Setup of job 2008:
Design vgacontrol, start of the top module:
module vgacontrol(  
input PCLK, 				 
input PRESERN, 				 
input PSEL, 				 
input PENABLE, 				 
output wire PREADY, 		 
output wire PSLVERR,		 
input PWRITE,				 
input [31:0] PADDR,			 
input wire [31:0] PWDATA,	 
output reg [31:0] PRDATA,	 
output HS, 
output VS, 
output reg vga_R,
output reg vga_G,
output reg vga_B,
input SW,
input SW2,
input SW3
);
Size: roughly 1900 cells after synthesis, roughly 270 flip-flops, about 110 I/O pins, ~0.014 mm² of cells after synthesis.
Settings: LEC_CHECK=0, CAP_MARGIN=20, CORE_MARGIN=2, CORE_UTILIZATION=37, PLACE_DENSITY=0.6, SLEW_MARGIN=20; clock period 15.7 ns.
run.sh (not shown) runs the stock make flow with config.mk's settings and CLKGATE_MAP_FILE=.
diff inputs: job 2008 => job 4658
diff --git a/flow/config.mk b/flow/config.mk
--- a/flow/config.mk
+++ b/flow/config.mk
@@ -7,5 +7,7 @@
 export LEC_CHECK = 0
+export ABC_AREA = 1
 export CAP_MARGIN = 20
 export CORE_MARGIN = 2
-export CORE_UTILIZATION = 37
+export CORE_UTILIZATION = 72
+export CTS_CLUSTER_DIAMETER = 399
 export PLACE_DENSITY = 0.6
==> flow/constraint.sdc <==
create_clock -name core_clock -period 2.51 [get_ports {PCLK}]
set_input_delay 0.5020 -clock core_clock [delete_from_list [all_inputs] [get_ports {PCLK}]]
set_output_delay 0.5020 -clock core_clock [all_outputs]
set_load 0.01 [all_outputs]
Notes after the runs:
Job 4658: DPL-0038 in clock tree synthesis (4_1_cts) -> run aborted
Of job 4658 and job 2008, it is job 4658 that has the lower xor/xnor share of the synthesized area.
Per the comparison of job 4658 with job 2008, share of the yosys chip area belonging to registers now smaller; number of cell instances after yosys synthesis rose by 512; post-place setup slack decreased by 10.70 ns relative to the old numbers.
Taking job 4658 as 1.0, job 2008 lands at 0.933 on synthesized area.
Compared with job 2008, chip area estimate from yosys synthesis in job 4658 increased by a little under 10%.
Comparing synthesized cell count for job 2008 and job 4658, the bigger number came from job 4658.
Mean area per synthesized cell (higher): job 2008
Relative to job 2008, net count after synthesis has gone up in job 4658.
Modified inputs, job 9590 compared to job 4658
diff --git a/flow/config.mk b/flow/config.mk
--- a/flow/config.mk
+++ b/flow/config.mk
@@ -7,3 +7,2 @@
 export LEC_CHECK = 0
-export ABC_AREA = 1
 export CAP_MARGIN = 20
@@ -11,3 +10,2 @@
 export CORE_UTILIZATION = 72
-export CTS_CLUSTER_DIAMETER = 399
 export PLACE_DENSITY = 0.6
==> flow/constraint.sdc <==
create_clock -name core_clock -period 2.66 [get_ports {PCLK}]
set_input_delay 0.5320 -clock core_clock [delete_from_list [all_inputs] [get_ports {PCLK}]]
set_output_delay 0.5320 -clock core_clock [all_outputs]
set_load 0.01 [all_outputs]
==> results <==
When the final numbers for job 4658 and job 9590 were put side by side, the area fraction in compound gates after synthesis turned out to be smaller in job 4658.
The final weighted congestion in routability-driven placement in job 9590 sits about 7% below the value recorded for job 4658.
When job 9590 is measured against job 4658, its placed wire-length estimate after detailed placement turns out 7200 µm lower.
As the logs show, job 9590 stopped at global routing (5_1_grt) after a tool error, so it never reached the end of the flow.
Measured against job 9590, the full die area of job 4658 comes out at 1.07 times the reference value.
Compared with job 4658, job 9590 shows synthesized area that has gone down by a few percent.


Starting RTL as in the previous note.
export LEC_CHECK = 0
export CAP_MARGIN = 0
export CORE_MARGIN = 2
export CORE_UTILIZATION = 72
export CTS_CLUSTER_DIAMETER = 94
export CTS_CLUSTER_SIZE = 23
export PLACE_DENSITY_LB_ADDON = 0.27
export SLEW_MARGIN = 20
create_clock -name core_clock -period 2.8 [get_ports {PCLK}]
The baseline aborted during 5_1_grt (GRT-0116).
Change:
CAP_MARGIN = 20   (was 0)
CORE_UTILIZATION = 40   (was 72)
CTS_CLUSTER_DIAMETER = not set   (was 94)
CTS_CLUSTER_SIZE = not set   (was 23)
PLACE_DENSITY = 0.6   (was not set)
PLACE_DENSITY_LB_ADDON = not set   (was 0.27)
clock period = 4.45 ns   (was 2.8 ns; I/O delays follow)
What happened:
- The new run passed the timing, DRC and antenna checks
- synthesized cell count stays the same
- die area rose by 77%
- synthesized area does not change
Change:
ABC_AREA = 1   (was not set)
CORE_ASPECT_RATIO = 1.33   (was not set)
CORE_UTILIZATION = 72   (was 40)
clock period = 2.51 ns   (was 4.45 ns; I/O delays follow)
- The changed run stopped in 4_1_cts with DPL-0038
- synthesized area climbs by a little under a tenth
- die area falls by well over a third
- synthesized cell count grows by a quarter to a third
Change:
ABC_AREA = not set   (was 1)
CORE_ASPECT_RATIO = not set   (was 1.33)
CORE_UTILIZATION = 66   (was 72)
CTS_CLUSTER_DIAMETER = 52   (was not set)
CTS_CLUSTER_SIZE = 41   (was not set)
SETUP_SLACK_MARGIN = 0.49   (was not set)
clock period = 2.85 ns   (was 2.51 ns; I/O delays follow)
Outcome:
- This time the run completed, yet does not pass: negative setup slack
- synthesized cell count came out lower by 22%
- area after synthesis came out lower by 6.7%
- die area came out higher by 1.6%
Change:
CORE_UTILIZATION = 72   (was 66)
CTS_CLUSTER_DIAMETER = 90   (was 52)
CTS_CLUSTER_SIZE = 23   (was 41)
PLACE_DENSITY = not set   (was 0.6)
PLACE_DENSITY_LB_ADDON = 0.27   (was not set)
SETUP_SLACK_MARGIN = 0.85   (was 0.49)
clock period = 3.11 ns   (was 2.85 ns; I/O delays follow)
Effect: The new run finished but fails on negative setup slack. Cell count goes down by about 7%. Design area is lower by 8.4%. Non-clock buffer count is lower by 122. Die area went down by 8.1%. Critical path depth came out lower by 1. Via count falls by 8.0%. Clock skew decreases by 0.020 ns.
Change:
ABC_AREA = 1   (was not set)
CTS_CLUSTER_DIAMETER = not set   (was 90)
CTS_CLUSTER_SIZE = not set   (was 23)
PLACE_DENSITY = 0.6   (was not set)
PLACE_DENSITY_LB_ADDON = not set   (was 0.27)
SETUP_SLACK_MARGIN = 0.52   (was 0.85)
TNS_END_PERCENT = 5   (was not set)
clock period = 2.66 ns   (was 3.11 ns; I/O delays follow)
What happened: The changed run died in 4_1_cts. Die size goes up by 7.0%. Area after synthesis came out higher by 7.2%. Synthesized cell count rises by 27%.
